<file path="design/flow/design.v">
 `timescale 1ns / 1ps
module calc_logic(
   input clk,
   input rst,
   input [4:0] keycode,
   input newkey,
   output [15:0] Xdisplay,
   output LED_NEG_digit,
   output LED_OVW
   );
   localparam[4:0] KEY_CE = 5'b01100,
                   KEY_CA = 5'b00100,
                   KEY_MULTI = 5'b01001,
                   KEY_SUB = 5'b01010,
                   KEY_ADD = 5'b01011,
                   KEY_SQR = 5'b00001,
                   KEY_CH_SIGN = 5'b00010,
                   KEY_EQUALS = 5'b00011;
   reg signed [17:0] X, nextX, Y, nextY, ANS;
   reg [1:0] OP, nextOP;
   wire ADD = (OP == KEY_ADD [1:0]);
   wire SUB = (OP == KEY_SUB [1:0]);
   wire MULTI = (OP == KEY_MULTI [1:0]);        
   wire OP_T2 = (newkey && (keycode[4:2] == 3'b010) );
   wire CA = (newkey && (keycode == KEY_CA) );             
   wire CE = (newkey && (keycode == KEY_CE) );
   wire digit = (newkey && (keycode[4] == 1'b1) );
   wire EQUALS = (newkey && (keycode == KEY_EQUALS) );
   wire SQR = (newkey && (keycode == KEY_SQR) );
   wire CH_SIGN = (newkey && (keycode == KEY_CH_SIGN) );
   wire [6:0] CONTROL = {CE, CA, OP_T2, digit, EQUALS, SQR, CH_SIGN};  
   wire signed [17:0] ANS_ADD, ANS_MULTI, ANS_SUB, ANS_SQR, ANS_CH_SIGN;
   assign ANS_ADD = X+Y;
   assign ANS_SUB = Y-X;
   assign ANS_MULTI = X*Y;
   assign ANS_SQR = X*X;
   assign ANS_CH_SIGN = X*-1;  
   assign LED_OVW = X[16]; 
   assign Xdisplay = X[15:0];
   assign LED_NEG_digit = X[17];  
   always @ (ADD, MULTI, SUB, ANS_ADD, ANS_MULTI, ANS_SUB, X)
       case({ADD, SUB, MULTI})
           3'b100: ANS = ANS_ADD;
           3'b010: ANS = ANS_SUB;
           3'b001: ANS = ANS_MULTI;
           default: ANS = X;
       endcase   
   always @ (CONTROL, X, keycode, ANS, ANS_SQR, ANS_CH_SIGN)
       casez(CONTROL)
           7'b1000000: nextX = 18'b0;
           7'b?1?????: nextX = 18'b0;
           7'b0010000: nextX = 18'b0;
           7'b0001000: nextX = {X[12:0], keycode[3:0]};  
           7'b0000100: nextX = ANS;
           7'b0000010: nextX = ANS_SQR;
           7'b0000001: nextX = ANS_CH_SIGN;
           default: nextX = X;
       endcase
   always @ (posedge clk or posedge rst)
   begin
       if(rst) X <= 18'b0;
       else X <= nextX;
   end
   always @ (OP_T2, CA, Y, X)
       case({OP_T2, CA})
           2'b00: nextY = Y;
           2'b10: nextY = X;
           default: nextY = 18'b0;
       endcase
   always @ (posedge clk or posedge rst)
     begin
         if(rst) Y <= 18'b0;
         else Y <= nextY;
     end
   always @ (OP_T2, CA, keycode, OP)
       case({OP_T2, CA})
           2'b00: nextOP = OP;
           2'b10: nextOP = keycode[1:0];
           default: nextOP = 2'b0;
       endcase
   always @ (posedge clk or posedge rst)
     begin
         if(rst) OP <= 2'b0;
         else OP <= nextOP;
     end
   endmodule
</file>
<file path="design/flow/run.sh">
#!/bin/bash
# the make line also repeats each setting of config.mk as NAME=value (left out here)
make -C /OpenROAD-flow-scripts/flow DESIGN_CONFIG=/design/flow/config.mk WORK_HOME=/design/flow/orfs CLKGATE_MAP_FILE= finish
</file>
<file path="design/flow/config.mk">
export PLATFORM = sky130hd
export DESIGN_NAME = calc_logic
export DESIGN_NICKNAME = calc_logic
export VERILOG_FILES = /design/flow/design.v
export SDC_FILE = /design/flow/constraint.sdc
export NUM_CORES = 4
export LEC_CHECK = 0
export ABC_AREA = 1
export CAP_MARGIN = 15
export CELL_PAD_IN_SITES_DETAIL_PLACEMENT = 0
export CORE_ASPECT_RATIO = 1.17
export CORE_MARGIN = 2
export CORE_UTILIZATION = 56
export CTS_CLUSTER_DIAMETER = 296
export CTS_CLUSTER_SIZE = 44
export MIN_ROUTING_LAYER = met1
export PLACE_DENSITY = 0.66
export SETUP_SLACK_MARGIN = 0.43
export SLEW_MARGIN = 20
export TNS_END_PERCENT = 70
</file>
<file path="design/flow/constraint.sdc">
create_clock -name core_clock -period 2.54 [get_ports {clk}]
set_input_delay 0.5080 -clock core_clock [delete_from_list [all_inputs] [get_ports {clk}]]
set_output_delay 0.5080 -clock core_clock [all_outputs]
set_load 0.01 [all_outputs]
</file>
==> reports/qor.yml, run 1 <==
grt_usage: 0.359
clk-power_mw: 0.680
sequentialPower_mw: 0.812
r2r_slack_ps: -2940
dieArea_um2: 26100
powerComb_mw: 5.03
io_pins: 26
swShare: 0.483
skew_ps: 7.39
edf_count: 0
num_vias: 14300
firstDrtPassIters: 5
fin_nets: 2731
drv_cap: 0
ys_sh_simple: 0.221
p_sw_mw: 3.15
antenna_found_initial: 1
overflow: 0
ys.flops: 38
check-failures: "negative setup slack"
route.detailed.drc: 0
relSlewSlack: 0.613
synth-async-reset-ratio: 1.00
fp_util: 0.568
syn_inst: 2015
static-leakage-power_nw: 11.2
p_comb_frac: 0.771
worst-path-buf-inv: 9
seqPwrFrac: 0.125
final_max_slew_viol_count: 0
avgSynthCellArea_um2: 6.89
numPortBuffers: 25
adder_share: 0.431
setup_violations: 17
ys_cells: 2015
grt_pass1_vias: 14200
arrival_ps: 5660
vdd_drop_max_mv: 0.603
cts_root_buf: "clkbuf_16"
worstMarginPinSlew_ps: 580
clk_latency_ps: 290
maxPowerGroup: "combinational cells"
reg2regPathDepth: 30
rsz0062_at_grt: "yes"
grt_max_degree: 39
synthTopCellsByArea: "fa_1 29%, inv_1 15%, nand2_1 15%"
intPower_mw: 3.37
cp_top_family: "adder cells"
fin_crit_ps: 5480
top_cell_area_share: 0.288
crit_cells: 30
ys_area_um2: 13900
clockPowerShare: 0.104
critical-path-max-stage-delay_ps: 550
coreArea_um2: 24400
post_drt_wl_per_cell_um: 18.3
status: "complete, but fails checks"
critPathLaunchType: "flop"
pre_cts_ws_ps: -3060
path_max_fanout: 7
antenna_cells: 0
clk_pin_slew_ps: 70
syn_nets: 2381
end_kind: "flop"
crit_path_start: "X[3]"
yosys_warnings: 1
r2r-end: "X[16]"
power.density_nw_per_um2: 344
grt_pass1_wl_um: 71900
ys_types: 49
hold_viol: 0
cts_sinks: 38
ys_seq_frac: 0.0685
warning_count: 34
drt-vias-per-instance: 5.33
hold_path_class: "in -> async"
setup_ws_ps: -2940
period_used_share: 2.16
mux_area_frac: 0
aoi_share: 0.0822
area_delta_synth_final_pct: 36.4
cp_slowest_cell: "fa_1"
cts_tree: "built"
drtIter0Drc: 1049
ctsHtreeMaxLevel: 2
synthFlopType: "dfrtp_1"
dpl.hpwl_um: 37600
fmax_ghz: 0.182
syn_area_um2: 13900
die_y_um: 174
power_mw: 6.52
gp_congestion: 0.977
rows: 62
wl_um: 49100
timing.rr.start: "X[3]"
top_area_cell: "fa_1"
ant_nets: 0
cp-endpoint: "X[16]"
numCtsBuffers: 5
path_class: "reg -> reg"
cpMostUsedCell: "inv_1"
logic_family: "adder cells"
fp.dieW_um: 150
synth_top_cell_by_count: "inv_1"
required_ps: 2710
clk_path_buf_depth: 2
ys_sh_xor: 0.0164
top_cells_by_count: "561 x inv_1, 558 x nand2_1, 200 x fa_1, 158 x ha_1, 87 x nand3_1"
## metrics by stage
step           cells  hold WS (ps)  cell area, um^2  setup TNS [ps]  utilization
2_1_floorplan   2015           558            14300          -29530            -
3_3_place_gp    2617           656            17000          -38360        0.694
3_5_place_dp    2617           666            17000          -38480        0.694
4_1_cts         2656           679            17900          -34880        0.731
5_1_grt         2686           710            18900          -38420        0.775
6_report        2686           665            18900          -35970        0.775
## layout make-up
class,instances,area (um^2)
Sequential cell,38,976
Timing Repair Buffer,415,3620
Clock buffer,6,139
Inverter,573,2170
Fill cell,1759,5490
Clock inverter,2,12.5
Multi-Input combinational cell,1332,11600
Tap cell,320,400
## metal layers
metal,track usage,share of wire
met5,0,0.00026
met4,0.156,0.058
met3,0.0549,0.076
met2,0.603,0.48
met1,0.458,0.39
## repair_timing
action / 4_1_cts / 5_1_grt
hold buffers: 0 / 0
setup buffers: 31 / 29
cloned: 0 / 1
endpoints found under the setup margin: 28 / 22
resized: 140 / 221
pin swaps: 73 / 108
==> inputs of run 2 (changes only) <==
Settings changed: ABC_AREA 1 to default, CAP_MARGIN 15 to 20, CELL_PAD_IN_SITES_DETAIL_PLACEMENT 0 to default, CORE_ASPECT_RATIO 1.17 to default, CORE_UTILIZATION 56 to 64, CTS_CLUSTER_DIAMETER 296 to 216, CTS_CLUSTER_SIZE 44 to 99, MIN_ROUTING_LAYER met1 to default, PLACE_DENSITY 0.66 to default, SETUP_SLACK_MARGIN 0.43 to default, TNS_END_PERCENT 70 to default.
Clock period 2.54 ns to 7.91 ns, I/O delays scaled along.
==> reports/qor.yml, run 2 <==
clk_latency_ps: 280
fin_setup_tns_ps: 0
edf_count: 0
critPathLaunchType: "flop"
p_comb_frac: 0.598
min_delay_path_depth: 1
avgSynthCellArea_um2: 8.68
numCtsBuffers: 5
overflow: 0
period_used_share: 0.820
cts_sinks: 38
wl_um: 34200
crit_cells: 21
rows: 51
rsz0062_at_grt: "no"
firstDrtPassIters: 5
critical-path-max-stage-delay_ps: 560
drtIter0Drc: 675
grt_use_met2: 0.552
logic_family: "adder cells"
final_cell_area_um2: 13400
r2r_slack_ps: 1420
dieArea_um2: 21000
p_sw_mw: 0.581
grt_pass1_vias: 10300
path_class: "reg -> reg"
clk-power_mw: 0.200
final_max_slew_viol_count: 0
maxPowerGroup: "combinational cells"
ctsHtreeMaxLevel: 2
reg2regPathDepth: 21
gp_congestion: 0.957
area_delta_synth_final_pct: 4.94
placed_cell_area_um2: 13200
cp_top_family: "adder cells"
ys.flops: 38
grt_pass1_wl_um: 56200
drv_cap: 0
synth_top_cell_by_count: "inv_1"
vdd_drop_max_mv: 0.0987
skew_ps: 6.94
cts_setup_buffers: 0
post_cts_resized: 0
post_drt_wl_per_cell_um: 19.9
ys_sh_simple: 0.164
syn_nets: 1832
top_cells_by_count: "294 x inv_1, 200 x fa_1, 158 x ha_1, 142 x and2_1, 130 x nand2_1"
arrival_ps: 6640
status: "timing/DRC/antenna clean"
syn_area_um2: 12700
cts_tree: "built"
warning_count: 33
setup_violations: 0
crit_path_start: "X[4]"
ys_sh_xor: 0.0758
antenna_found_initial: 0
num_vias: 9847
route.detailed.drc: 0
fillers: 1591
adder_share: 0.470
die_y_um: 145
fin_crit_ps: 6490
clk_pin_slew_ps: 60
mux_area_frac: 0.00472
powerComb_mw: 0.728
coreArea_um2: 19500
numPortBuffers: 25
top_usage_layer: "met2"
flop_area_um2: 951
synthTopCellsByArea: "fa_1 31%, ha_1 16%, inv_1 8.7%"
clk_path_buf_depth: 2
power.density_nw_per_um2: 91.0
antenna_cells: 0
seqPwrFrac: 0.237
drt-vias-per-instance: 5.75
ys_types: 63
ys_cells: 1466
timing.rr.start: "X[4]"
min_from: "OP[0]"
top_area_cell: "fa_1"
fp_util: 0.654
hold_path_class: "reg -> reg"
hold_viol: 0
swShare: 0.477
clockPowerShare: 0.165
worstMarginPinSlew_ps: 1030
fin_nets: 1816
syn_inst: 1466
sequentialPower_mw: 0.288
comb_area_um2: 10400
ys_seq_frac: 0.0747
cts_root_buf: "clkbuf_16"
synth-async-reset-ratio: 1.00
relSlewSlack: 0.312
synthFlopType: "dfrtp_1"
aoi_share: 0.102
power_mw: 1.22
path_max_fanout: 24
grt_usage: 0.339
worst-path-buf-inv: 4
fp.dieW_um: 145
cp_slowest_cell: "dfrtp_1"
fmax_ghz: 0.154
cts_hold_buffers: 0
path_cells: "buf_4, inv_1, nor2_1, fa_1, fa_1, ha_1, ha_1, ha_1, inv_1, fa_1, inv_1, ha_1, fa_1, a211oi_1, o21bai_1, a311o_1, a21o_1, a21oi_1, xnor2_1, o22ai_1, a221o_1"
ant_nets: 0
cp-endpoint: "X[17]"
grt_util_met1: 0.484
yosys_warnings: 1
r2r-end: "X[17]"
hold_end: "OP[0]"
top_cell_area_share: 0.314
dpl.hpwl_um: 26200
holdWs_ps: 589
intPower_mw: 0.636
grt_max_degree: 39
end_kind: "flop"
required_ps: 8060
ys_area_um2: 12700
io_pins: 26
static-leakage-power_nw: 7.16
use_met3: 0.0475
## run 2: through the flow
step | utilization | instances | worst slack (ps)
after floorplan | - | 1466 | 1840
after global placement | 0.679 | 1708 | 1580
after detailed placement | 0.679 | 1708 | 1510
after CTS | 0.686 | 1714 | 1480
after global routing | 0.686 | 1714 | 1170
final | 0.686 | 1714 | 1420
## run 2: layout make-up
type | instances | area share
inverter | 294 | 0.0826
clock buffer | 6 | 0.0104
timing repair buffer | 49 | 0.0322
tap | 265 | 0.0248
sequential | 38 | 0.0712
multi-input combinational | 1062 | 0.779
## run 2: layer usage
layer | up-vias | share of wire | wire length [um]
li1 | 4569 | - | -
met1 | 4867 | 0.44 | 15100
met2 | 354 | 0.47 | 16000
met3 | 57 | 0.069 | 2350
met4 | 0 | 0.022 | 738
met5 | - | 0 | 0
==> inputs of run 3 (changes only) <==
Settings changed: CORE_UTILIZATION 64 to 32, CTS_CLUSTER_DIAMETER 216 to default, CTS_CLUSTER_SIZE 99 to default.
Clock period 7.91 ns to 11.4 ns, I/O delays scaled along.
==> reports/qor.yml, run 3 <==
status: "timing/DRC/antenna clean"
cp-endpoint: "X[17]"
syn_area_um2: 12700
ant_nets: 0
p_comb_frac: 0.571
ys_cells: 1466
vdd_drop_max_mv: 0.0526
wl_um: 33500
drt-vias-per-instance: 4.92
numPortBuffers: 25
setup_violations: 0
yosys_warnings: 1
antenna_cells: 0
min_from: "Y[16]"
edf_count: 0
hold_end: "Y[16]"
ys_seq_frac: 0.0747
cp_top_family: "adder cells"
min_delay_path_depth: 1
clk_pin_slew_ps: 70
synth-async-reset-ratio: 1.00
end_kind: "flop"
post_cts_resized: 0
adder_share: 0.470
antenna_found_initial: 0
syn_inst: 1466
ys_sh_simple: 0.164
cp_slowest_cell: "dfrtp_1"
clk-power_mw: 0.166
clockPowerShare: 0.195
dpl.hpwl_um: 24900
fp_util: 0.323
synthFlopType: "dfrtp_1"
static-leakage-power_nw: 7.12
grt_max_degree: 39
drtIter0Drc: 619
clk_path_buf_depth: 2
relSlewSlack: 0.266
fp.dieW_um: 203
fin_setup_tns_ps: 0
syn_nets: 1832
overflow: 0
area_delta_synth_final_pct: 7.16
logic_family: "adder cells"
top_area_cell: "fa_1"
timing.rr.start: "X[1]"
crit_path_start: "X[1]"
cts_root_buf: "clkbuf_16"
period_used_share: 0.570
avgSynthCellArea_um2: 8.68
coreArea_um2: 39500
grt_usage: 0.171
worst-path-buf-inv: 3
crit_cells: 19
firstDrtPassIters: 6
drv_cap: 0
worstMarginPinSlew_ps: 1100
synthTopCellsByArea: "fa_1 31%, ha_1 16%, inv_1 8.7%"
arrival_ps: 6670
die_y_um: 203
num_vias: 9670
ys_types: 63
cts_sinks: 38
power_mw: 0.853
path_cells: "buf_4, and2_1, fa_1, fa_1, ha_1, fa_1, inv_1, fa_1, fa_1, inv_1, ha_1, or3_1, o21bai_1, a311o_1, a21o_1, a21oi_1, xnor2_1, o22ai_1, a221o_1"
gp_congestion: 0.897
rsz0062_at_grt: "no"
powerComb_mw: 0.487
ctsHtreeMaxLevel: 2
critical-path-max-stage-delay_ps: 960
sequentialPower_mw: 0.199
fin_crit_ps: 6500
final_max_slew_viol_count: 0
top_cell_area_share: 0.314
grt_pass1_vias: 10600
ys_area_um2: 12700
required_ps: 11580
path_class: "reg -> reg"
seqPwrFrac: 0.234
cts_hold_buffers: 0
final_core_util: 0.346
synth_top_cell_by_count: "inv_1"
hold_viol: 0
reg2regPathDepth: 19
hold_path_class: "reg -> reg"
r2r-end: "X[17]"
cpMostUsedCell: "fa_1"
clk_latency_ps: 290
critPathLaunchType: "flop"
ys.flops: 38
dieArea_um2: 41400
cts_tree: "built"
intPower_mw: 0.456
route.detailed.drc: 0
post_drt_wl_per_cell_um: 17.0
maxPowerGroup: "combinational cells"
mux_area_frac: 0.00472
rows: 73
top_cells_by_count: "294 x inv_1, 200 x fa_1, 158 x ha_1, 142 x and2_1, 130 x nand2_1"
r2r_slack_ps: 4900
aoi_share: 0.102
io_pins: 26
ys_sh_xor: 0.0758
fin_nets: 1807
warning_count: 31
p_sw_mw: 0.397
cts_setup_buffers: 0
fmax_ghz: 0.154
power.density_nw_per_um2: 62.5
path_max_fanout: 22
numCtsBuffers: 5
swShare: 0.465
grt_pass1_wl_um: 56200
skew_ps: 7.20
[run 3: metal layers]
metal,global-route usage,wire [um],up-vias
met5,0,0,-
met4,0.0469,875,0
met3,0.0136,1500,62
met2,0.305,16400,273
met1,0.222,14700,4800
li1,-,-,4535
[run 3: final cells by class]
| cell class | count | area (um^2) |
|---|---|---|
| fillers | 4078 | 25800 |
| multi-input cells | 1062 | 10400 |
| inverters | 294 | 1100 |
| clock buffers | 6 | 129 |
| flip-flops and latches | 38 | 952 |
| clock inverters | 2 | 37.5 |
| repair buffers | 40 | 363 |
| well taps | 525 | 657 |
[run 3: through the flow]
step,instance area (um^2),hold WS (ps),setup WS (ps),std cells
final,13600,583,4900,1967
after global routing,13600,616,4640,1967
after CTS,13600,585,4870,1967
after detailed placement,13500,562,4900,1959
after global placement,13500,563,4970,1959
after floorplan,12700,507,5330,1466
==> inputs of run 4 (changes only) <==
Settings changed: ABC_AREA from default to 0, CAP_MARGIN 20 to 0, CELL_PAD_IN_SITES_DETAIL_PLACEMENT from default to 0, CELL_PAD_IN_SITES_GLOBAL_PLACEMENT from default to 0, CORE_ASPECT_RATIO from default to 1.61, CORE_UTILIZATION 32 to 58, CTS_CLUSTER_SIZE from default to 24, GPL_ROUTABILITY_DRIVEN from default to 0, HOLD_SLACK_MARGIN from default to 0.04, MIN_ROUTING_LAYER from default to met2, PLACE_DENSITY from default to 0.66, SLEW_MARGIN 20 to 30, TNS_END_PERCENT from default to 70.
Clock period 11.4 ns to 6.93 ns, I/O delays scaled along.
==> reports/qor.yml, run 4 <==
cts_setup_buffers: 0
dieArea_um2: 23200
comb_area_um2: 10400
min_delay_path_depth: 1
logic_family: "adder cells"
end_kind: "flop"
wl_um: 36800
antenna_found_initial: 1
top_cells_by_count: "294 x inv_1, 200 x fa_1, 158 x ha_1, 142 x and2_1, 130 x nand2_1"
crit_path_start: "Y[1]"
timing.rr.start: "Y[1]"
clk-power_mw: 0.253
cpMostUsedCell: "fa_1"
rsz0062_at_grt: "no"
clk_pin_slew_ps: 70
cts_root_buf: "clkbuf_16"
grt_pass1_wl_um: 58000
overflow: 0
fin_nets: 1821
grt_pass1_vias: 15400
swShare: 0.493
cp-endpoint: "X[17]"
syn_inst: 1466
power_mw: 1.45
drtIter0Drc: 3192
p_sw_mw: 0.718
final_max_slew_viol_count: 0
synthTopCellsByArea: "fa_1 31%, ha_1 16%, inv_1 8.7%"
drt-vias-per-instance: 7.86
relSlewSlack: 0.237
clk_path_buf_depth: 2
reg2regPathDepth: 20
status: "timing/DRC/antenna clean"
path_cells: "and2_1, fa_1, fa_1, ha_1, inv_1, fa_1, inv_1, fa_1, inv_1, fa_1, inv_1, ha_1, or3_1, o21bai_1, a311o_1, a21o_1, a21oi_1, xnor2_1, o22ai_1, a221o_1"
hold_path_class: "reg -> reg"
cp_top_family: "adder cells"
setup_violations: 0
clockPowerShare: 0.174
cts_sinks: 38
ys_cells: 1466
die_y_um: 192
grt_usage: 0.488
top_cell_area_share: 0.314
coreArea_um2: 21500
ys.flops: 38
io_pins: 26
hold_end: "OP[0]"
yosys_warnings: 1
r2r_slack_ps: 540
cts_tree: "built"
dpl.hpwl_um: 28300
maxPowerGroup: "combinational cells"
avgSynthCellArea_um2: 8.68
ys_sh_simple: 0.164
worstMarginPinSlew_ps: 1140
rows: 68
vdd_drop_max_mv: 0.0837
path_max_fanout: 20
intPower_mw: 0.737
min_from: "OP[0]"
post_drt_wl_per_cell_um: 21.1
ant_nets: 0
aoi_share: 0.102
period_used_share: 0.922
worst-path-buf-inv: 4
arrival_ps: 6570
firstDrtPassIters: 20
adder_share: 0.470
skew_ps: 5.60
synthFlopType: "dfrtp_1"
p_comb_frac: 0.612
ctsHtreeMaxLevel: 2
required_ps: 7110
post_cts_resized: 0
fin_setup_tns_ps: 0
cp_slowest_cell: "dfrtp_1"
fp.dieW_um: 121
static-leakage-power_nw: 7.19
fp_util: 0.591
ys_seq_frac: 0.0747
clk_latency_ps: 300
path_class: "reg -> reg"
route.detailed.drc: 0
fin_crit_ps: 6390
final_core_util: 0.625
critPathLaunchType: "flop"
critical-path-max-stage-delay_ps: 800
flop_area_um2: 952
num_vias: 13700
ys_sh_xor: 0.0758
cts_hold_buffers: 0
crit_cells: 20
synth-async-reset-ratio: 1.00
syn_area_um2: 12700
warning_count: 31
mux_area_frac: 0.00472
powerComb_mw: 0.890
ys_types: 63
top_area_cell: "fa_1"
syn_nets: 1832
grt_max_degree: 39
synth_top_cell_by_count: "inv_1"
r2r-end: "X[17]"
power.density_nw_per_um2: 108
fillers: 1931
fmax_ghz: 0.157
sequentialPower_mw: 0.312
edf_count: 0
seqPwrFrac: 0.214
drv_cap: 0
numPortBuffers: 25
area_delta_synth_final_pct: 5.67
ys_area_um2: 12700
hold_viol: 0
numCtsBuffers: 5
==> run 4: metrics by stage <==
| step | cells | worst slack [ps] | area [um^2] | hold WS (ps) |
|---|---|---|---|---|
| finish | 1741 | 542 | 13500 | 632 |
| global route | 1741 | 182 | 13500 | 658 |
| CTS | 1736 | 664 | 13400 | 594 |
| detailed placement | 1728 | 660 | 13300 | 572 |
| global placement | 1728 | 778 | 13300 | 571 |
| floorplan | 1466 | 861 | 12700 | 507 |
==> run 4: layer usage <==
layer  GRT usage  up-vias  wire, um
met2       0.646     3510     18900
met4       0.121       10      5220
met3       0.567      599     12500
li1            -     4548         -
met5       0.107        -       208
met1           -     5010         0
==> run 4: area by class of cell <==
cell class	instances	area share
Antenna cell	5	0.000930
Clock buffer	7	0.0106
Timing Repair Buffer	54	0.0357
Multi-Input combinational cell	1062	0.774
Tap cell	280	0.0260
Clock inverter	1	0.000372
Inverter	294	0.0820
Sequential cell	38	0.0708
==> inputs of run 5 (changes only) <==
Settings changed: ABC_AREA 0 to default, CAP_MARGIN 0 to 20, CELL_PAD_IN_SITES_DETAIL_PLACEMENT 0 to default, CELL_PAD_IN_SITES_GLOBAL_PLACEMENT 0 to default, CORE_ASPECT_RATIO 1.61 to default, CORE_UTILIZATION 58 to 72, CTS_CLUSTER_SIZE 24 to 72, HOLD_SLACK_MARGIN 0.04 to default, MIN_ROUTING_LAYER met2 to default, PLACE_DENSITY 0.66 to default, PLACE_DENSITY_LB_ADDON from default to 0.0, SETUP_SLACK_MARGIN from default to -0.39, SLEW_MARGIN 30 to 20, TNS_END_PERCENT 70 to 75.
Clock period 6.93 ns to 4.98 ns, I/O delays scaled along.
==> reports/qor.yml, run 5 <==
status: "complete, but fails checks"
check-failures: "negative setup slack"
cts_sinks: 38
hold_path_class: "reg -> reg"
fmax_ghz: 0.175
rsz0062_at_grt: "yes"
crit_path_start: "Y[6]"
dieArea_um2: 18800
grt_util_met1: 0.496
ys_sh_xor: 0.0758
drtIter0Drc: 1117
warning_count: 34
ys_cells: 1466
ant_nets: 0
powerComb_mw: 1.46
numPortBuffers: 25
path_cells: "buf_2, and2_4, fa_1, inv_1, fa_1, inv_1, fa_1, fa_1, fa_1, inv_1, fa_1, inv_2, ha_4, and2_1, a311o_1, a21o_1, a21oi_4, xnor2_2, o22ai_1, a221o_1"
ys_types: 63
overflow: 0
top_area_cell: "fa_1"
grt_pass1_wl_um: 59200
synth_top_cell_by_count: "inv_1"
clockPowerShare: 0.147
wl_um: 38100
vdd_drop_max_mv: 0.167
syn_inst: 1466
reg2regPathDepth: 20
mux_area_frac: 0.00472
aoi_share: 0.102
logic_family: "adder cells"
rows: 48
edf_count: 0
ys_seq_frac: 0.0747
num_vias: 11400
post_drt_wl_per_cell_um: 20.3
seqPwrFrac: 0.178
r2r_slack_ps: -750
final_cells: 1874
pre_cts_ws_ps: -819
ctsHtreeMaxLevel: 2
cts_tree: "built"
setup_violations: 11
dpl.hpwl_um: 29200
critPathLaunchType: "flop"
syn_nets: 1832
p_sw_mw: 1.00
top_cell_area_share: 0.314
path_max_fanout: 6
arrival_ps: 5890
dpl.cell_count: 1848
coreArea_um2: 17300
critical-path-max-stage-delay_ps: 520
ys_sh_simple: 0.164
fp.dieW_um: 137
worst-path-buf-inv: 5
die_y_um: 137
cp_slowest_cell: "fa_1"
cp_top_family: "adder cells"
p_comb_frac: 0.675
worstMarginPinSlew_ps: 1020
end_kind: "flop"
top_cells_by_count: "294 x inv_1, 200 x fa_1, 158 x ha_1, 142 x and2_1, 130 x nand2_1"
area_delta_synth_final_pct: 20.2
final_max_slew_viol_count: 0
grt_max_degree: 39
required_ps: 5150
cts_hold_buffers: 0
cts_root_buf: "clkbuf_16"
syn_area_um2: 12700
grt_usage: 0.416
antenna_cells: 0
numCtsBuffers: 5
relSlewSlack: 0.323
skew_ps: 11.3
clk-power_mw: 0.317
timing.rr.start: "Y[6]"
io_pins: 26
cpMostUsedCell: "fa_1"
adder_share: 0.470
swShare: 0.463
clk_pin_slew_ps: 60
yosys_warnings: 1
hold_viol: 0
crit_cells: 20
fp_util: 0.736
clk_latency_ps: 290
intPower_mw: 1.16
synthFlopType: "dfrtp_1"
clk_path_buf_depth: 2
grt_use_met2: 0.716
drv_cap: 0
placed_cell_area_um2: 14600
static-leakage-power_nw: 8.21
synth-async-reset-ratio: 1.00
firstDrtPassIters: 10
maxPowerGroup: "combinational cells"
top_usage_layer: "met2"
ys_area_um2: 12700
fin_crit_ps: 5730
antenna_found_initial: 0
power.density_nw_per_um2: 141
route.detailed.drc: 0
path_class: "reg -> reg"
period_used_share: 1.15
drt-vias-per-instance: 6.06
grt_pass1_vias: 12100
hold_end: "Y[16]"
r2r-end: "X[17]"
ys.flops: 38
synthTopCellsByArea: "fa_1 31%, ha_1 16%, inv_1 8.7%"
min_delay_path_depth: 2
fin_nets: 2014
min_from: "Y[16]"
use_met3: 0.0656
final_cell_area_um2: 15300
sequentialPower_mw: 0.386
cp-endpoint: "X[17]"
setup_ws_ps: -746
avgSynthCellArea_um2: 8.68
-- run 5: metal layers --
metal  part of all wire  wire, um
met1               0.35     13500
met2               0.48     18400
met3              0.097      3710
met4              0.066      2520
met5                  0         0
-- run 5: cell type report --
cell class | instances | area (um^2)
inverter | 294 | 1100
multi-input combinational | 1062 | 10800
tap | 225 | 282
fill | 864 | 2000
clock inverter | 2 | 10.0
clock buffer | 6 | 129
timing repair buffer | 247 | 2050
sequential | 38 | 971
-- run 5: stage by stage --
step           setup TNS [ps]   util  hold slack [ps]  power [mW]
2_1_floorplan           -2550      -              507        1.27
6_report                -4380  0.884              604        2.16
4_1_cts                 -4180  0.867              598        2.06
5_1_grt                 -6190  0.884              617        2.29
3_3_place_gp            -4400  0.846              577        1.69
3_5_place_dp            -5320  0.846              584        1.73
-- run 5: timing repair --
item                                    in CTS  in global routing
setup buffers                               13                 12
gates resized                               50                 68
endpoints found under the setup margin       8                 10
pin swaps                                   14                 31
==> inputs of run 6 (changes only) <==
Settings changed: CORE_MARGIN 2 to 5, CORE_UTILIZATION 72 to 40, CTS_CLUSTER_SIZE 72 to 61, GPL_ROUTABILITY_DRIVEN 0 to default, PLACE_DENSITY_LB_ADDON 0.0 to default, SETUP_SLACK_MARGIN -0.39 to default, TNS_END_PERCENT 75 to default.
Clock period 4.98 ns to 8.0 ns, I/O delays scaled along.
==> reports/qor.yml, run 6 <==
fin_setup_tns_ps: 0
cts_hold_buffers: 0
r2r_slack_ps: 1520
fmax_ghz: 0.154
relSlewSlack: 0.291
ys_seq_frac: 0.0747
holdWs_ps: 506
reg2regPathDepth: 20
drv_cap: 0
gp_congestion: 0.900
cp_top_family: "adder cells"
numPortBuffers: 25
mux_area_frac: 0.00472
grt_pass1_vias: 10400
adder_share: 0.470
sequentialPower_mw: 0.285
required_ps: 8180
avgSynthCellArea_um2: 8.68
static-leakage-power_nw: 7.16
rsz0062_at_grt: "no"
hold_path_class: "reg -> reg"
arrival_ps: 6660
p_sw_mw: 0.587
clk_pin_slew_ps: 70
clk_path_buf_depth: 2
r2r-end: "X[17]"
clk-power_mw: 0.241
fp.dieW_um: 188
dieArea_um2: 35500
aoi_share: 0.102
vdd_drop_max_mv: 0.0826
cp-endpoint: "X[17]"
syn_inst: 1466
swShare: 0.473
ys_sh_simple: 0.164
synth-async-reset-ratio: 1.00
ant_nets: 0
edf_count: 0
numCtsBuffers: 5
cpMostUsedCell: "fa_1"
ys_sh_xor: 0.0758
logic_family: "adder cells"
path_cells: "and2_1, fa_1, fa_1, ha_1, inv_1, fa_1, inv_1, fa_1, inv_1, fa_1, inv_1, ha_1, or3_1, o21bai_1, a311o_1, a21o_1, a21oi_1, xnor2_1, o22ai_1, a221o_1"
wl_um: 34000
status: "timing/DRC/antenna clean"
fin_nets: 1814
critical-path-max-stage-delay_ps: 1050
ys_cells: 1466
coreArea_um2: 31500
area_delta_synth_final_pct: 6.55
firstDrtPassIters: 5
syn_area_um2: 12700
synthTopCellsByArea: "fa_1 31%, ha_1 16%, inv_1 8.7%"
antenna_found_initial: 0
io_pins: 26
yosys_warnings: 1
warning_count: 31
skew_ps: 7.97
hold_end: "Y[0]"
min_from: "Y[0]"
ys.flops: 38
top_area_cell: "fa_1"
rows: 65
grt_pass1_wl_um: 56200
route.detailed.drc: 0
seqPwrFrac: 0.229
cts_root_buf: "clkbuf_16"
path_max_fanout: 25
synthFlopType: "dfrtp_1"
hold_viol: 0
dpl.hpwl_um: 26500
drtIter0Drc: 631
end_kind: "flop"
powerComb_mw: 0.716
worstMarginPinSlew_ps: 1060
fp_util: 0.404
grt_max_degree: 39
drt-vias-per-instance: 5.27
fin_crit_ps: 6480
grt_usage: 0.197
clockPowerShare: 0.194
intPower_mw: 0.655
overflow: 0
num_vias: 9758
cts_tree: "built"
ctsHtreeMaxLevel: 2
critPathLaunchType: "flop"
timing.rr.start: "X[9]"
maxPowerGroup: "combinational cells"
path_class: "reg -> reg"
period_used_share: 0.810
synth_top_cell_by_count: "inv_1"
p_comb_frac: 0.576
ys_types: 63
syn_nets: 1832
worst-path-buf-inv: 4
top_cell_area_share: 0.314
post_cts_resized: 0
min_delay_path_depth: 1
final_max_slew_viol_count: 0
power.density_nw_per_um2: 91.6
post_drt_wl_per_cell_um: 18.4
top_cells_by_count: "294 x inv_1, 200 x fa_1, 158 x ha_1, 142 x and2_1, 130 x nand2_1"
ys_area_um2: 12700
setup_violations: 0
cp_slowest_cell: "dfrtp_1"
clk_latency_ps: 290
crit_cells: 20
antenna_cells: 0
cts_setup_buffers: 0
cts_sinks: 38
crit_path_start: "X[9]"
die_y_um: 188
-- run 6: per-layer routing --
metal | part of all wire | vias to the layer above | track usage
met3 | 0.054 | 56 | 0.0196
met4 | 0.026 | 0 | 0.0544
li1 | - | 4556 | -
met2 | 0.49 | 296 | 0.341
met1 | 0.43 | 4850 | 0.264
met5 | 0 | - | 0
-- run 6: layout make-up --
type | instances | area (um^2)
timing repair buffer | 47 | 435
multi-input combinational | 1062 | 10400
tap | 402 | 503
clock inverter | 3 | 45.0
fill | 3104 | 17900
sequential | 38 | 951
clock buffer | 5 | 125
inverter | 294 | 1100
-- run 6: per-stage QoR --
stage	setup WS (ps)	power [mW]	utilization	instances	instance area [um^2]
floorplan	1930	0.780	-	1466	12700
global placement	1610	0.987	0.425	1842	13400
detailed placement	1590	0.992	0.426	1843	13400
CTS	1570	1.24	0.431	1851	13600
global route	1270	1.33	0.431	1851	13600
finish	1520	1.24	0.431	1851	13600
==> inputs of run 7 (changes only) <==
Settings changed: ABC_AREA from default to 1, CORE_ASPECT_RATIO from default to 0.5, CORE_MARGIN 5 to 2, CORE_UTILIZATION 40 to 72, CTS_CLUSTER_DIAMETER from default to 364, CTS_CLUSTER_SIZE 61 to 95, PLACE_DENSITY from default to 0.41, SETUP_SLACK_MARGIN from default to 1.56, TNS_END_PERCENT from default to 5.
Clock period 8.0 ns to 5.79 ns, I/O delays scaled along.
==> reports/qor.yml, run 7 <==
synth_top_cell_by_count: "inv_1"
dpl.hpwl_um: 38900
die_y_um: 102
clk_path_buf_depth: 2
synthFlopType: "dfrtp_1"
placed_cell_area_um2: 14800
numCtsBuffers: 5
overflow: 5
ys_sh_simple: 0.221
yosys_warnings: 1
cts_root_buf: "clkbuf_16"
top_cell_area_share: 0.288
ys_sh_xor: 0.0164
ys_types: 49
failed_stage: "global routing (5_1_grt)"
ys.flops: 38
top_cells_by_count: "561 x inv_1, 558 x nand2_1, 200 x fa_1, 158 x ha_1, 87 x nand3_1"
cts_sinks: 38
numPortBuffers: 25
aoi_share: 0.0822
rows: 35
fp.dieW_um: 200
top_area_cell: "fa_1"
avgSynthCellArea_um2: 6.89
synth-async-reset-ratio: 1.00
status: "did not finish"
fp_util: 0.745
mux_area_frac: 0
edf_count: 0
dieArea_um2: 20500
error: "[ERROR GRT-0232] Routing congestion too high. Check the congestion heatmap in the GUI."
ys_seq_frac: 0.0685
gp_congestion: 1.04
syn_area_um2: 13900
coreArea_um2: 18700
syn_inst: 2015
adder_share: 0.431
ys_area_um2: 13900
syn_nets: 2381
ctsHtreeMaxLevel: 2
cts_hold_buffers: 0
grt_usage: 0.731
io_pins: 26
synthTopCellsByArea: "fa_1 29%, inv_1 15%, nand2_1 15%"
ys_cells: 2015
logic_family: "adder cells"
run 7: layer usage:
layer,GRT overflow,global-route usage
met4,2,0.626
met3,0,0.623
met5,0,0.315
met1,0,0.750
met2,3,0.895
run 7: through the flow:
step           std cells  setup slack, ps
2_1_floorplan       2015              485
3_3_place_gp        2300              124
3_5_place_dp        2300            -76.2
4_1_cts             2338              307
run 7: repair_timing:
| action | in CTS |
|---|---|
| pin swaps | 26 |
| setup endpoints to repair | 13 |
| resized | 76 |
| setup buffers | 30 |
| gates cloned | 0 |
==> inputs of run 8 (changes only) <==
Settings changed: ABC_AREA 1 to 0, CAP_MARGIN 20 to 40, CELL_PAD_IN_SITES_DETAIL_PLACEMENT from default to 2, CELL_PAD_IN_SITES_GLOBAL_PLACEMENT from default to 1, CORE_ASPECT_RATIO 0.5 to 1.25, CORE_MARGIN 2 to 5, CORE_UTILIZATION 72 to 40, CTS_CLUSTER_DIAMETER 364 to 359, CTS_CLUSTER_SIZE 95 to 61, GPL_ROUTABILITY_DRIVEN from default to 0, PLACE_DENSITY 0.41 to 0.47, SETUP_SLACK_MARGIN 1.56 to default, SLEW_MARGIN 20 to 40, TNS_END_PERCENT 5 to default.
Clock period 5.79 ns to 8.0 ns, I/O delays scaled along.
==> reports/qor.yml, run 8 <==
status: "timing/DRC/antenna clean"
ctsHtreeMaxLevel: 2
num_vias: 9982
fmax_ghz: 0.155
powerComb_mw: 0.760
numCtsBuffers: 5
crit_cells: 20
seqPwrFrac: 0.209
firstDrtPassIters: 5
hold_end: "Y[16]"
top_area_cell: "fa_1"
ys_cells: 1466
area_delta_synth_final_pct: 6.76
min_delay_path_depth: 1
fin_crit_ps: 6450
warning_count: 33
clk-power_mw: 0.277
mux_area_frac: 0.00472
cts_hold_buffers: 0
rows: 73
cp-endpoint: "X[17]"
yosys_warnings: 1
hold_path_class: "reg -> reg"
clk_pin_slew_ps: 70
syn_area_um2: 12700
swShare: 0.468
p_sw_mw: 0.613
r2r_slack_ps: 1550
overflow: 0
intPower_mw: 0.698
cts_root_buf: "clkbuf_16"
hold_viol: 0
vdd_drop_max_mv: 0.0792
clk_latency_ps: 290
fillers: 3581
die_y_um: 209
arrival_ps: 6630
fin_nets: 1814
wl_um: 42200
holdWs_ps: 575
top_cells_by_count: "294 x inv_1, 200 x fa_1, 158 x ha_1, 142 x and2_1, 130 x nand2_1"
route.detailed.drc: 0
post_cts_resized: 0
skew_ps: 9.39
timing.rr.start: "X[3]"
drv_cap: 0
period_used_share: 0.807
logic_family: "adder cells"
post_drt_wl_per_cell_um: 22.7
dieArea_um2: 35500
relSlewSlack: 0.471
syn_inst: 1466
r2r-end: "X[17]"
cts_sinks: 38
final_cell_area_um2: 13600
cp_top_family: "adder cells"
p_comb_frac: 0.580
synthFlopType: "dfrtp_1"
setup_violations: 0
synth-async-reset-ratio: 1.00
ys_seq_frac: 0.0747
synth_top_cell_by_count: "inv_1"
cts_setup_buffers: 0
clockPowerShare: 0.211
dpl.hpwl_um: 34700
path_max_fanout: 26
edf_count: 0
reg2regPathDepth: 20
ys_area_um2: 12700
aoi_share: 0.102
end_kind: "flop"
worstMarginPinSlew_ps: 793
avgSynthCellArea_um2: 8.68
path_class: "reg -> reg"
numPortBuffers: 25
ys_sh_xor: 0.0758
grt_max_degree: 39
fp_util: 0.403
grt_usage: 0.246
ant_nets: 0
placed_cell_area_um2: 13400
drt-vias-per-instance: 5.36
adder_share: 0.470
cts_tree: "built"
final_max_slew_viol_count: 0
min_from: "Y[16]"
path_cells: "buf_4, nand2_1, fa_1, inv_1, fa_1, ha_1, ha_1, ha_1, inv_1, fa_1, inv_1, ha_1, fa_1, a211oi_1, o21ai_0, nand4_1, a21boi_0, o41ai_1, xnor2_1, a221o_1"
fp.dieW_um: 170
top_cell_area_share: 0.314
power.density_nw_per_um2: 96.5
antenna_found_initial: 0
static-leakage-power_nw: 7.18
io_pins: 26
rsz0062_at_grt: "no"
critPathLaunchType: "flop"
required_ps: 8180
grt_pass1_vias: 11900
ys_types: 63
cp_slowest_cell: "dfrtp_1"
ys.flops: 38
grt_pass1_wl_um: 67600
syn_nets: 1832
maxPowerGroup: "combinational cells"
coreArea_um2: 31600
synthTopCellsByArea: "fa_1 31%, ha_1 16%, inv_1 8.7%"
worst-path-buf-inv: 4
antenna_cells: 0
clk_path_buf_depth: 2
crit_path_start: "X[3]"
sequentialPower_mw: 0.274
fin_setup_tns_ps: 0
ys_sh_simple: 0.164
critical-path-max-stage-delay_ps: 690
drtIter0Drc: 286
## run 8: layout make-up
type                    instances  area, um^2  area share
multi-input cells            1062       10400       0.766
inverters                     294        1100      0.0812
clock inverters                 2        60.1     0.00442
repair buffers                 47         415      0.0306
clock buffers                   6         139      0.0102
flip-flops and latches         38         951      0.0700
well taps                     412         515      0.0379
## run 8: layer usage
layer	global-route usage	part of all wire	vias to the layer above
met5	0	0	-
met4	0.0519	0.021	0
met3	0.0145	0.018	47
met2	0.478	0.55	122
met1	0.294	0.41	5262
li1	-	-	4551
## run 8: per-stage QoR
stage | worst slack, ps | total power, mW | utilization | instances
2_1_floorplan | 1930 | 0.780 | - | 1466
3_3_place_gp | 1620 | 1.02 | 0.424 | 1853
3_5_place_dp | 1560 | 1.04 | 0.424 | 1853
4_1_cts | 1530 | 1.33 | 0.430 | 1861
5_1_grt | 1200 | 1.41 | 0.430 | 1861
6_report | 1550 | 1.31 | 0.430 | 1861
==> inputs of run 9 (changes only) <==
Settings changed: ABC_AREA 0 to default, CAP_MARGIN 40 to 20, CELL_PAD_IN_SITES_DETAIL_PLACEMENT 2 to default, CELL_PAD_IN_SITES_GLOBAL_PLACEMENT 1 to default, CORE_ASPECT_RATIO 1.25 to default, CORE_MARGIN 5 to 2, CORE_UTILIZATION 40 to 72, CTS_CLUSTER_DIAMETER 359 to 364, CTS_CLUSTER_SIZE 61 to 72, PLACE_DENSITY 0.47 to default, PLACE_DENSITY_LB_ADDON from default to 0.0, SETUP_SLACK_MARGIN from default to -0.39, SLEW_MARGIN 40 to 20, TNS_END_PERCENT from default to 75.
Clock period 8.0 ns to 4.84 ns, I/O delays scaled along.
==> reports/qor.yml, run 9 <==
cpMostUsedCell: "fa_1"
ys_seq_frac: 0.0747
r2r_slack_ps: -930
sequentialPower_mw: 0.404
check-failures: "negative setup slack"
ys_types: 63
aoi_share: 0.102
top_area_cell: "fa_1"
drv_cap: 0
arrival_ps: 5950
wl_um: 40100
grt_usage: 0.444
edf_count: 0
route.detailed.drc: 0
ys_sh_xor: 0.0758
power_mw: 2.43
vdd_drop_max_mv: 0.153
cp-endpoint: "X[17]"
mux_area_frac: 0.00472
crit_cells: 19
yosys_warnings: 1
ys.flops: 38
clk_latency_ps: 300
avgSynthCellArea_um2: 8.68
skew_ps: 9.43
min_delay_path_depth: 1
worst-path-buf-inv: 6
pre_cts_ws_ps: -1030
ys_sh_simple: 0.164
drtIter0Drc: 1423
rows: 48
hold_end: "OP[0]"
fmax_ghz: 0.173
critPathLaunchType: "flop"
reg2regPathDepth: 19
io_pins: 26
numPortBuffers: 25
coreArea_um2: 17300
crit_path_start: "X[8]"
ys_area_um2: 12700
powerComb_mw: 1.56
r2r-end: "X[17]"
setup_violations: 11
end_kind: "flop"
rsz0062_at_grt: "yes"
fp_util: 0.736
swShare: 0.457
ant_nets: 0
dieArea_um2: 18800
p_comb_frac: 0.644
fin_nets: 2018
synth_top_cell_by_count: "inv_1"
synth-async-reset-ratio: 1.00
path_class: "reg -> reg"
numCtsBuffers: 5
logic_family: "adder cells"
cts_sinks: 38
cp_slowest_cell: "fa_1"
relSlewSlack: 0.242
synthFlopType: "dfrtp_1"
clk_pin_slew_ps: 70
min_from: "OP[0]"
antenna_found_initial: 1
grt_max_degree: 39
ctsHtreeMaxLevel: 2
cts_root_buf: "clkbuf_16"
firstDrtPassIters: 8
seqPwrFrac: 0.166
hold_path_class: "reg -> reg"
fp.dieW_um: 137
adder_share: 0.470
overflow: 0
area_delta_synth_final_pct: 20.5
die_y_um: 137
clk_path_buf_depth: 2
cp_top_family: "adder cells"
dpl.hpwl_um: 30500
grt_pass1_vias: 12700
warning_count: 34
top_cells_by_count: "294 x inv_1, 200 x fa_1, 158 x ha_1, 142 x and2_1, 130 x nand2_1"
timing.rr.start: "X[8]"
period_used_share: 1.19
path_cells: "buf_4, and2_1, inv_1, fa_1, fa_1, fa_1, fa_1, inv_1, fa_1, inv_1, fa_1, inv_1, ha_4, a21oi_1, a21boi_1, o41ai_2, buf_4, xnor2_1, a221o_1"
syn_area_um2: 12700
fin_setup_tns_ps: -6930
final_max_slew_viol_count: 0
dpl.cell_count: 1855
num_vias: 11700
clockPowerShare: 0.189
power.density_nw_per_um2: 158
post_drt_wl_per_cell_um: 21.4
fin_crit_ps: 5770
setup_ws_ps: -932
path_max_fanout: 10
cts_tree: "built"
syn_inst: 1466
p_sw_mw: 1.11
syn_nets: 1832
drt-vias-per-instance: 6.24
hold_viol: 0
holdWs_ps: 601
required_ps: 5010
intPower_mw: 1.32
critical-path-max-stage-delay_ps: 550
clk-power_mw: 0.460
status: "complete, but fails checks"
top_cell_area_share: 0.314
ys_cells: 1466
maxPowerGroup: "combinational cells"
grt_pass1_wl_um: 63000
static-leakage-power_nw: 8.25
final_cells: 1879
synthTopCellsByArea: "fa_1 31%, ha_1 16%, inv_1 8.7%"
worstMarginPinSlew_ps: 1130
-- run 9: metal layers --
layer	vias up	part of all wire	wire length, um	track usage
met5	-	0	0	0
met4	0	0.088	3530	0.313
met3	350	0.099	3970	0.116
met2	794	0.47	19100	0.751
met1	5617	0.34	13600	0.485
li1	4972	-	-	-
-- run 9: metrics by stage --
step | area (um^2) | utilization
after CTS | 15200 | 0.879
after detailed placement | 14700 | 0.850
after floorplan | 12900 | -
after global routing | 15300 | 0.887
after global placement | 14700 | 0.850
final | 15300 | 0.887
-- run 9: cell type report --
| cell class | instances | area, um^2 |
|---|---|---|
| sequential | 38 | 971 |
| antenna | 1 | 2.50 |
| tap | 225 | 282 |
| multi-input combinational | 1062 | 10700 |
| timing repair buffer | 251 | 2080 |
| clock inverter | 2 | 60.1 |
| clock buffer | 6 | 139 |
| inverter | 294 | 1100 |
| fill | 836 | 1950 |
-- run 9: repair_timing --
item,4_1_cts,5_1_grt
setup endpoints to repair,9,10
gates resized,63,44
gates cloned,0,0
hold buffers,0,0
setup buffers,18,3
pin swaps,9,13
==> inputs of run 10 (changes only) <==
Settings changed: CORE_UTILIZATION 72 to 71, CTS_CLUSTER_DIAMETER 364 to 135, CTS_CLUSTER_SIZE 72 to 40, GPL_ROUTABILITY_DRIVEN 0 to default, MAX_ROUTING_LAYER from default to met4, PLACE_DENSITY_LB_ADDON 0.0 to default, SETUP_SLACK_MARGIN -0.39 to default, TNS_END_PERCENT 75 to 5.
Clock period 4.84 ns to 6.89 ns, I/O delays scaled along.
==> reports/qor.yml, run 10 <==
die_y_um: 138
synth-async-reset-ratio: 1.00
syn_nets: 1832
wl_um: 33700
synthFlopType: "dfrtp_1"
dpl.hpwl_um: 26400
ctsHtreeMaxLevel: 2
numCtsBuffers: 5
grt_pass1_vias: 10300
post_drt_wl_per_cell_um: 20.0
overflow: 0
rsz0062_at_grt: "no"
relSlewSlack: 0.347
ys_cells: 1466
ys_area_um2: 12700
cts_hold_buffers: 0
ys_sh_simple: 0.164
gp_congestion: 0.996
setup_violations: 0
setup_ws_ps: 609
intPower_mw: 0.765
reg2regPathDepth: 19
path_max_fanout: 22
maxPowerGroup: "combinational cells"
grt_usage: 0.387
ys_seq_frac: 0.0747
static-leakage-power_nw: 7.22
crit_path_start: "X[2]"
pre_cts_ws_ps: 727
ys_types: 63
route.detailed.drc: 0
clk_latency_ps: 290
end_kind: "flop"
top_area_cell: "fa_1"
timing.rr.start: "X[2]"
clk-power_mw: 0.272
cts_sinks: 38
ys_sh_xor: 0.0758
r2r_slack_ps: 610
hold_end: "Y[17]"
top_cell_area_share: 0.314
drt-vias-per-instance: 6.04
fp_util: 0.731
final_cell_area_um2: 13400
critical-path-max-stage-delay_ps: 940
cp-endpoint: "X[17]"
seqPwrFrac: 0.221
p_comb_frac: 0.590
vdd_drop_max_mv: 0.140
drv_cap: 0
synth_top_cell_by_count: "inv_1"
worst-path-buf-inv: 3
firstDrtPassIters: 7
aoi_share: 0.102
met2_length_um: 15200
swShare: 0.470
top_layer_used: "met4"
clk_path_buf_depth: 2
fin_setup_tns_ps: 0
powerComb_mw: 0.853
ant_nets: 0
io_pins: 26
crit_cells: 19
hold_viol: 0
mux_area_frac: 0.00472
fp.dieW_um: 138
antenna_found_initial: 1
arrival_ps: 6460
cp_slowest_cell: "dfrtp_1"
yosys_warnings: 1
clockPowerShare: 0.188
path_class: "reg -> reg"
adder_share: 0.470
final_core_util: 0.770
sequentialPower_mw: 0.320
dieArea_um2: 19000
p_sw_mw: 0.680
syn_area_um2: 12700
final_cells: 1685
final_max_slew_viol_count: 0
cpMostUsedCell: "ha_1"
cts_tree: "built"
dpl.cell_count: 1676
min_from: "Y[17]"
cp_top_family: "adder cells"
required_ps: 7070
post_cts_resized: 0
critPathLaunchType: "flop"
synthTopCellsByArea: "fa_1 31%, ha_1 16%, inv_1 8.7%"
drtIter0Drc: 938
cts_root_buf: "clkbuf_16"
top_cells_by_count: "294 x inv_1, 200 x fa_1, 158 x ha_1, 142 x and2_1, 130 x nand2_1"
ys.flops: 38
fmax_ghz: 0.159
min_delay_path_depth: 1
logic_family: "adder cells"
area_delta_synth_final_pct: 5.35
route.met3.wl_um: 3490
grt_max_degree: 39
num_vias: 10200
coreArea_um2: 17400
warning_count: 33
fin_nets: 1824
skew_ps: 7.37
syn_inst: 1466
period_used_share: 0.912
avgSynthCellArea_um2: 8.68
fin_crit_ps: 6280
cts_setup_buffers: 0
numPortBuffers: 25
power.density_nw_per_um2: 108
rows: 48
worstMarginPinSlew_ps: 979
edf_count: 0
path_cells: "inv_1, nor2_1, fa_1, ha_1, a21o_1, ha_1, fa_1, ha_1, inv_1, fa_1, inv_1, ha_1, o21ai_0, o21ai_0, nand4_1, a21boi_0, o41ai_1, xnor2_1, a221o_1"
status: "timing/DRC/antenna clean"
grt_pass1_wl_um: 53700
met1_length_um: 13800
placed_cell_area_um2: 13200
clk_pin_slew_ps: 70
hold_path_class: "reg -> reg"
r2r-end: "X[17]"
run 10: final cells by class:
| class | instances | area [um^2] |
|---|---|---|
| inverter | 294 | 1100 |
| fill | 1300 | 4010 |
| clock buffer | 5 | 125 |
| clock inverter | 3 | 40.0 |
| tap | 225 | 282 |
| antenna | 1 | 2.50 |
| multi-input combinational | 1062 | 10400 |
| sequential | 38 | 951 |
| timing repair buffer | 57 | 503 |
run 10: metal layers:
layer	track usage	vias to the layer above
li1	-	4586
met5	-	-
met4	0.130	0
met1	0.535	5001
met3	0.0592	82
met2	0.591	516
run 10: through the flow:
stage,hold slack (ps),total power [mW]
6_report,595,1.44
5_1_grt,621,1.54
4_1_cts,587,1.42
3_5_place_dp,570,1.15
3_3_place_gp,560,1.14
2_1_floorplan,507,0.905
==> inputs of run 11 (changes only) <==
Settings changed: ABC_AREA from default to 1, CORE_UTILIZATION 71 to 70, CTS_CLUSTER_DIAMETER 135 to default, CTS_CLUSTER_SIZE 40 to default, HOLD_SLACK_MARGIN from default to -0.09, MAX_ROUTING_LAYER met4 to default, TNS_END_PERCENT 5 to default.
Clock period 6.89 ns to 5.06 ns, I/O delays scaled along.
==> reports/qor.yml, run 11 <==
numCtsBuffers: 5
syn_inst: 2015
pre_cts_ws_ps: -595
yosys_warnings: 1
synthTopCellsByArea: "fa_1 29%, inv_1 15%, nand2_1 15%"
synth_top_cell_by_count: "inv_1"
aoi_share: 0.0822
dpl.cell_count: 2424
clk_path_buf_depth: 2
synth-async-reset-ratio: 1.00
status: "did not finish"
top_area_cell: "fa_1"
synthFlopType: "dfrtp_1"
logic_family: "adder cells"
ys_sh_simple: 0.221
syn_nets: 2381
adder_share: 0.431
ys_sh_xor: 0.0164
ctsHtreeMaxLevel: 2
avgSynthCellArea_um2: 6.89
fp_util: 0.714
cts_sinks: 38
dieArea_um2: 21000
ys_cells: 2015
coreArea_um2: 19500
syn_area_um2: 13900
edf_count: 0
gp_congestion: 1.04
mux_area_frac: 0
dpl.hpwl_um: 35900
ys_area_um2: 13900
ys.flops: 38
rows: 51
die_y_um: 145
ys_seq_frac: 0.0685
io_pins: 26
top_cell_area_share: 0.288
fp.dieW_um: 145
numPortBuffers: 25
ys_types: 49
top_cells_by_count: "561 x inv_1, 558 x nand2_1, 200 x fa_1, 158 x ha_1, 87 x nand3_1"
cts_root_buf: "clkbuf_16"
failed_stage: "global routing (5_1_grt)"
cts_hold_buffers: 0
placed_cell_area_um2: 15700
[run 11: what timing repair did]
| item | in CTS |
|---|---|
| setup buffers | 22 |
| pin swaps | 51 |
| endpoints found under the setup margin | 11 |
| resized | 115 |
| gates cloned | 0 |
==> inputs of run 12 (changes only) <==
Settings changed: ABC_AREA 1 to default, CORE_UTILIZATION 70 to 72, CTS_CLUSTER_DIAMETER from default to 216, CTS_CLUSTER_SIZE from default to 99.
Clock period 5.06 ns to 4.52 ns, I/O delays scaled along.
==> reports/qor.yml, run 12 <==
status: "complete, but fails checks"
check-failures: "negative setup slack"
grt_usage: 0.427
crit_cells: 23
path_max_fanout: 9
final_core_util: 0.919
cts_sinks: 38
period_used_share: 1.34
clk_latency_ps: 300
ys_seq_frac: 0.0747
aoi_share: 0.102
grt_max_degree: 39
ys_types: 63
top_cells_by_count: "294 x inv_1, 200 x fa_1, 158 x ha_1, 142 x and2_1, 130 x nand2_1"
synth_top_cell_by_count: "inv_1"
drt-vias-per-instance: 6.38
dpl.hpwl_um: 31000
arrival_ps: 6230
static-leakage-power_nw: 8.40
ys_cells: 1466
warning_count: 36
drtIter0Drc: 1800
relSlewSlack: 0.332
cpMostUsedCell: "inv_1"
skew_ps: 14.6
syn_nets: 1832
maxPowerGroup: "combinational cells"
min_from: "OP[0]"
mux_area_frac: 0.00472
fin_crit_ps: 6060
post_drt_wl_per_cell_um: 23.7
num_vias: 12100
met2_length_um: 21200
drv_cap: 0
fillers: 676
logic_family: "adder cells"
cts_tree: "built"
synthTopCellsByArea: "fa_1 31%, ha_1 16%, inv_1 8.7%"
wl_um: 45100
ctsHtreeMaxLevel: 2
path_class: "reg -> reg"
synth-async-reset-ratio: 1.00
avgSynthCellArea_um2: 8.68
top_area_cell: "fa_1"
end_kind: "flop"
ys_sh_xor: 0.0758
route.met3.wl_um: 5220
hold_path_class: "reg -> reg"
fin_setup_tns_ps: -12420
fp_util: 0.736
top_cell_area_share: 0.314
antenna_found_initial: 2
clk_path_buf_depth: 2
clk_pin_slew_ps: 70
io_pins: 26
p_sw_mw: 1.24
dpl.cell_count: 1866
sequentialPower_mw: 0.424
ys_sh_simple: 0.164
grt_pass1_vias: 12100
edf_count: 0
timing.rr.start: "Y[4]"
cts_hold_buffers: 0
final_max_slew_viol_count: 0
worstMarginPinSlew_ps: 1000
ys.flops: 38
intPower_mw: 1.45
route.detailed.drc: 0
dieArea_um2: 18800
overflow: 0
numPortBuffers: 25
ant_nets: 0
hold_viol: 0
r2r_slack_ps: -1540
antenna_cells: 0
fp.dieW_um: 137
synthFlopType: "dfrtp_1"
top_layer_used: "met5"
powerComb_mw: 1.77
adder_share: 0.470
swShare: 0.461
vdd_drop_max_mv: 0.162
hold_end: "OP[0]"
p_comb_frac: 0.660
cp_top_family: "adder cells"
setup_violations: 12
die_y_um: 137
critical-path-max-stage-delay_ps: 570
final_cells: 1901
r2r-end: "X[17]"
fmax_ghz: 0.165
seqPwrFrac: 0.158
gp_congestion: 1.04
met1_length_um: 14500
numCtsBuffers: 5
reg2regPathDepth: 23
cp_slowest_cell: "fa_1"
setup_ws_ps: -1540
area_delta_synth_final_pct: 24.8
firstDrtPassIters: 8
coreArea_um2: 17300
syn_inst: 1466
clk-power_mw: 0.489
rows: 48
cts_root_buf: "clkbuf_16"
fin_nets: 2041
ys_area_um2: 12700
worst-path-buf-inv: 7
critPathLaunchType: "flop"
grt_pass1_wl_um: 60600
power.density_nw_per_um2: 169
syn_area_um2: 12700
cp-endpoint: "X[17]"
yosys_warnings: 1
crit_path_start: "Y[4]"
min_delay_path_depth: 1
path_cells: "buf_4, and2_1, fa_1, inv_1, fa_1, inv_1, ha_1, inv_1, fa_1, inv_1, ha_1, inv_1, fa_1, inv_1, ha_1, or3_4, o21bai_4, a311o_1, a21o_1, a21oi_2, xnor2_1, o22ai_1, a221o_1"
clockPowerShare: 0.182
rsz0062_at_grt: "yes"
required_ps: 4690
-- run 12: area by class of cell --
class                      count  area, um^2  share of cell area
multi-input combinational   1062       11000               0.695
timing repair buffer         274        2300               0.145
inverter                     294        1100              0.0695
sequential                    38         970              0.0610
tap                          225         282              0.0177
clock buffer                   5         125             0.00787
clock inverter                 3        68.8             0.00433
-- run 12: timing repair --
action                     in CTS  in global routing
gates resized                  73                 75
pin swaps                      28                 48
setup buffers                  11                 19
setup endpoints to repair      12                 12
gates cloned                    0                  2
-- run 12: layer usage --
| layer | track usage | up-vias |
|---|---|---|
| li1 | - | 5004 |
| met1 | 0.508 | 5796 |
| met2 | 0.747 | 935 |
| met4 | 0.228 | 2 |
| met3 | 0.0637 | 396 |
| met5 | 0 | - |
-- run 12: stage by stage --
step,area [um^2],hold slack (ps),setup WS (ps),total power [mW]
5_1_grt,15900,635,-1670,2.79
3_3_place_gp,14900,566,-1110,1.90
6_report,15900,596,-1540,2.68
2_1_floorplan,13100,507,-1090,1.42
3_5_place_dp,14900,569,-1240,1.95
4_1_cts,15400,596,-1200,2.47
==> inputs of run 13 (changes only) <==
Settings changed: ABC_AREA from default to 1, CELL_PAD_IN_SITES_DETAIL_PLACEMENT from default to 0, CORE_ASPECT_RATIO from default to 0.68, CORE_UTILIZATION 72 to 56, CTS_CLUSTER_DIAMETER 216 to 198, HOLD_SLACK_MARGIN -0.09 to default, MIN_ROUTING_LAYER from default to met1, PLACE_DENSITY from default to 0.39, SETUP_SLACK_MARGIN from default to 0.43, TNS_END_PERCENT from default to 10.
Clock period 4.52 ns to 5.98 ns, I/O delays scaled along.
==> reports/qor.yml, run 13 <==
swShare: 0.536
grt_pass1_wl_um: 70100
adder_share: 0.431
cts_sinks: 38
clk_latency_ps: 300
crit_cells: 23
dpl.hpwl_um: 35500
synth-async-reset-ratio: 1.00
coreArea_um2: 24300
min_delay_path_depth: 2
worstMarginPinSlew_ps: 895
gp_congestion: 0.982
syn_inst: 2015
cts_tree: "built"
fmax_ghz: 0.182
cp-endpoint: "X[16]"
clockPowerShare: 0.166
clk-power_mw: 0.373
path_max_fanout: 6
hold_end: "Y[16]"
sequentialPower_mw: 0.361
p_sw_mw: 1.20
fp_util: 0.571
reg2regPathDepth: 23
num_vias: 12900
ctsHtreeMaxLevel: 2
final_max_slew_viol_count: 0
drt-vias-per-instance: 5.38
overflow: 0
seqPwrFrac: 0.161
arrival_ps: 5660
min_from: "Y[16]"
timing.rr.start: "X[5]"
top_cells_by_count: "561 x inv_1, 558 x nand2_1, 200 x fa_1, 158 x ha_1, 87 x nand3_1"
wl_um: 43600
worst-path-buf-inv: 6
maxPowerGroup: "combinational cells"
top_usage_layer: "met1"
rsz0062_at_grt: "yes"
syn_nets: 2381
skew_ps: 13.1
rows: 47
final_core_util: 0.644
ant_nets: 0
fp.dieW_um: 195
critPathLaunchType: "flop"
relSlewSlack: 0.403
grt_pass1_vias: 12800
drtIter0Drc: 1198
power.density_nw_per_um2: 143
top_area_cell: "fa_1"
period_used_share: 0.919
ys_area_um2: 13900
cts_root_buf: "clkbuf_16"
critical-path-max-stage-delay_ps: 530
edf_count: 0
route.detailed.drc: 0
hold_path_class: "reg -> reg"
path_class: "reg -> reg"
ys.flops: 38
drv_cap: 0
ys_types: 49
vdd_drop_max_mv: 0.174
syn_area_um2: 13900
crit_path_start: "X[5]"
status: "timing/DRC/antenna clean"
fin_crit_ps: 5500
firstDrtPassIters: 6
logic_family: "adder cells"
comb_area_um2: 10800
end_kind: "flop"
required_ps: 6140
holdWs_ps: 618
grt_max_degree: 39
clk_path_buf_depth: 2
ys_seq_frac: 0.0685
powerComb_mw: 1.51
dpl.cell_count: 2348
top_cell_area_share: 0.288
fillers: 2251
ys_sh_simple: 0.221
synthTopCellsByArea: "fa_1 29%, inv_1 15%, nand2_1 15%"
numCtsBuffers: 5
path_cells: "buf_6, nand2_1, inv_1, fa_1, inv_1, fa_1, inv_1, fa_1, fa_1, fa_1, inv_1, fa_1, inv_1, ha_4, nand2_2, nor2_4, nand3_2, o2111ai_4, a21oi_2, o21ai_4, nand3_2, a21oi_2, o21ai_1"
synth_top_cell_by_count: "inv_1"
mux_area_frac: 0
intPower_mw: 1.04
r2r_slack_ps: 480
fin_nets: 2442
final_cells: 2396
cpMostUsedCell: "fa_1"
ys_cells: 2015
area_delta_synth_final_pct: 12.9
avgSynthCellArea_um2: 6.89
cp_top_family: "adder cells"
dieArea_um2: 26100
use_met3: 0.0659
die_y_um: 134
post_drt_wl_per_cell_um: 18.2
flop_area_um2: 985
synthFlopType: "dfrtp_1"
numPortBuffers: 25
static-leakage-power_nw: 9.71
fin_setup_tns_ps: 0
io_pins: 26
hold_viol: 0
ys_sh_xor: 0.0164
cp_slowest_cell: "fa_1"
clk_pin_slew_ps: 70
yosys_warnings: 1
setup_violations: 0
grt_util_met1: 0.524
grt_usage: 0.346
warning_count: 35
aoi_share: 0.0822
antenna_found_initial: 1
r2r-end: "X[16]"
grt_use_met2: 0.522
p_comb_frac: 0.673
run 13: repair_timing:
item | in CTS | in global routing
buffers inserted | 16 | 23
pin swaps | 2 | 48
resized | 30 | 115
hold endpoints to repair | 0 | 0
cloned | 0 | 0
endpoints found under the setup margin | 7 | 8
hold buffers | 0 | 0
run 13: per-layer routing:
metal  share of wire  up-vias
met4           0.021        0
met1            0.46     6117
li1                -     6086
met5               0        -
met3            0.11       71
met2            0.42      621
run 13: layout make-up:
cell class | count | area share
multi-input combinational | 1332 | 0.690
sequential | 38 | 0.0628
clock inverter | 3 | 0.00439
tap | 318 | 0.0254
antenna | 1 | 0.000160
clock buffer | 5 | 0.00798
inverter | 573 | 0.138
timing repair buffer | 126 | 0.0716
run 13: metrics by stage:
stage               setup slack [ps]  area, um^2  power [mW]
detailed placement             -44.5       14600        1.72
global placement               -18.4       14600        1.72
finish                           482       15700        2.25
CTS                              427       15100        2.12
floorplan                        469       13900        1.23
global route                     322       15700        2.40
Power is estimated from default activity; no workload was simulated.
